## pwm_hw
module pwm_hw(
input clk,      			 
input reset,  			     
input red,                   
input green,                 
input blue,                  
output [19:0] Red_High_HW,   
output [19:0] Red_Low_HW,    
output [19:0] Green_High_HW, 
output [19:0] Green_Low_HW,  
output [19:0] Blue_High_HW,  
output [19:0] Blue_Low_HW    
             );
For scale: about 910 cells after synthesis, about 130 I/O pins, ~7100 µm² of cells after synthesis.
Settings: LEC_CHECK=0, ABC_AREA=1, CAP_MARGIN=20, CELL_PAD_IN_SITES_DETAIL_PLACEMENT=2, CORE_ASPECT_RATIO=0.57, CORE_MARGIN=6, CORE_UTILIZATION=20, CTS_CLUSTER_DIAMETER=363, CTS_CLUSTER_SIZE=32, GPL_ROUTABILITY_DRIVEN=0, HOLD_SLACK_MARGIN=0.27, MAX_ROUTING_LAYER=met5, MIN_ROUTING_LAYER=met1, PLACE_DENSITY_LB_ADDON=0.01, SLEW_MARGIN=0, TNS_END_PERCENT=90; clock period 1.53 ns.
run.sh (not shown) runs the stock make flow with config.mk's settings and CLKGATE_MAP_FILE=.
Edit:
- ABC_AREA: 1 -> unset
- CELL_PAD_IN_SITES_DETAIL_PLACEMENT: 2 -> unset
- CORE_ASPECT_RATIO: 0.57 -> unset
- CORE_MARGIN: 6 -> 2
- CORE_UTILIZATION: 20 -> 64
- CTS_CLUSTER_DIAMETER: 363 -> unset
- CTS_CLUSTER_SIZE: 32 -> 31
- GPL_ROUTABILITY_DRIVEN: 0 -> unset
- HOLD_SLACK_MARGIN: 0.27 -> unset
- MAX_ROUTING_LAYER: met5 -> unset
- MIN_ROUTING_LAYER: met1 -> unset
- PLACE_DENSITY: unset -> 0.6
- PLACE_DENSITY_LB_ADDON: 0.01 -> unset
- SLEW_MARGIN: 0 -> 20
- TNS_END_PERCENT: 90 -> unset
- clock period: 1.53 -> 1.55 ns (I/O delays scaled with it)
=> With this change the flow completed and failed the layout checks on setup timing; fmax fell by 9.4%; die area fell by 70%; total power fell by 18%; design area rose by 0.85%; non-clock buffer count rose by 32; clock-buffer cell count rose by 5; hold slack is worse by 0.16 ns; worst setup slack is worse by 0.13 ns; sequential cell count is unchanged.

* * *

The RTL this note starts from:
==> flow/design.v <==
module pwm_hw(
input clk,      			 
input reset,  			     
input red,                   
input green,                 
input blue,                  
output [19:0] Red_High_HW,   
output [19:0] Red_Low_HW,    
output [19:0] Green_High_HW, 
output [19:0] Green_Low_HW,  
output [19:0] Blue_High_HW,  
output [19:0] Blue_Low_HW    
             );
HW_PWM Red(.clk(clk),.reset(reset),.Colour_input(red),.High_Count(Red_High_HW),.Low_Count(Red_Low_HW));           
HW_PWM Green(.clk(clk),.reset(reset),.Colour_input(green),.High_Count(Green_High_HW), .Low_Count(Green_Low_HW));  
HW_PWM Blue(.clk(clk),.reset(reset),.Colour_input(blue),.High_Count(Blue_High_HW), .Low_Count(Blue_Low_HW));      
endmodule
module HW_PWM(
input clk,                     
input reset,                   
input Colour_input,            
output reg [19:0] High_Count,  
output reg [19:0] Low_Count    
            );
reg PrevPwm;                   
reg [19:0]Count;               
always@(posedge clk)
begin
if (!reset)                    
    begin
	Count<=20'b0;
	High_Count<=20'b0;
	Low_Count<=20'b0;          
	PrevPwm<=1'b0;
	end
else if(Colour_input==1)       
   begin
	if(PrevPwm!=Colour_input)  
		begin
 		Low_Count<=Count;      
		PrevPwm<=1'b1;         
		Count<=20'b0;          
		end
	else
		begin                  
		Count<=Count+1'b1;     
		end
  end
else if(Colour_input==0)       
	begin
	if(PrevPwm!=Colour_input)  
		begin
		High_Count<=Count;     
		PrevPwm<=Colour_input; 
		Count<=20'b0;          
		end
else
     begin                     
     Count<=Count+1'b1;        
     end     
end
end			
endmodule			
==> flow/config.mk <==
export PLATFORM = sky130hd
export DESIGN_NAME = pwm_hw
export DESIGN_NICKNAME = pwm_hw
export VERILOG_FILES = /design/flow/design.v
export SDC_FILE = /design/flow/constraint.sdc
export NUM_CORES = 4
export LEC_CHECK = 0
export CAP_MARGIN = 20
export CORE_MARGIN = 2
export CORE_UTILIZATION = 68
export CTS_CLUSTER_DIAMETER = 363
export CTS_CLUSTER_SIZE = 33
export SLEW_MARGIN = 20
==> flow/constraint.sdc <==
create_clock -name core_clock -period 1.73 [get_ports {clk}]
set_input_delay 0.3460 -clock core_clock [delete_from_list [all_inputs] [get_ports {clk}]]
set_output_delay 0.3460 -clock core_clock [all_outputs]
set_load 0.01 [all_outputs]
The starting point finished but failed the layout checks on negative setup slack.
Next try:
Settings changed: CORE_UTILIZATION 68 to 40, CTS_CLUSTER_DIAMETER 363 to default, CTS_CLUSTER_SIZE 33 to default, PLACE_DENSITY from default to 0.6.
Clock period 1.73 ns to 2.0 ns, I/O delays scaled along.
Result: The changed run completed without violations. Sequential share of layout area is lower by 0.28 points. Routed wire length fell by 33%. Clock skew hardly moves. Via count is lower by 17%. Final cell count goes up by 6.5%. Power came out lower by 13%. Area after synthesis stays the same. Sequential power decreases by 13%. Final area rose by about 0.6%.
Next try:
Settings changed: CELL_PAD_IN_SITES_GLOBAL_PLACEMENT from default to 1, CORE_UTILIZATION 40 to 65, CTS_CLUSTER_DIAMETER from default to 340, CTS_CLUSTER_SIZE from default to 100, HOLD_SLACK_MARGIN from default to -0.05, PLACE_DENSITY 0.6 to default, SETUP_SLACK_MARGIN from default to 0.31, TNS_END_PERCENT from default to 20.
The changed run never finished: it broke off in 3_3_place_gp.
Area after synthesis is unchanged.
Die size decreases by about 37%.
Synthesized cell count does not change.
Next try:
Settings changed: CAP_MARGIN 20 to 5, CELL_PAD_IN_SITES_GLOBAL_PLACEMENT 1 to default, CORE_ASPECT_RATIO from default to 0.51, CORE_MARGIN 2 to 9, CORE_UTILIZATION 65 to 38, CTS_CLUSTER_DIAMETER 340 to default, CTS_CLUSTER_SIZE 100 to 22, GPL_ROUTABILITY_DRIVEN from default to 0, GPL_TIMING_DRIVEN from default to 0, HOLD_SLACK_MARGIN -0.05 to -0.06, MAX_ROUTING_LAYER from default to met4, MIN_ROUTING_LAYER from default to met2, PLACE_DENSITY_LB_ADDON from default to 0.0, SETUP_SLACK_MARGIN 0.31 to 0.07, TNS_END_PERCENT 20 to 75.
The new run produced a layout that fails on design-rule violations.
Synthesized area does not change.
Synthesized cell count does not change.
Die area rose by 110%.
Next try:
Settings changed: CAP_MARGIN 5 to 20, CORE_ASPECT_RATIO 0.51 to default, CORE_MARGIN 9 to 2, CORE_UTILIZATION 38 to 40, CTS_CLUSTER_SIZE 22 to 34, GPL_ROUTABILITY_DRIVEN 0 to default, GPL_TIMING_DRIVEN 0 to default, HOLD_SLACK_MARGIN -0.06 to default, MIN_ROUTING_LAYER met2 to default, PLACE_DENSITY from default to 0.6, PLACE_DENSITY_LB_ADDON 0.0 to default, SETUP_SLACK_MARGIN 0.07 to default, TNS_END_PERCENT 75 to default.
Clock period 2.0 ns to 2.41 ns, I/O delays scaled along.
This time the run completed with no timing, DRC or antenna violations.
Clock power decreases by 14%.
Total power decreases by 16%.
Die area decreases by 22%.
Power and IR drop assume default switching activity.
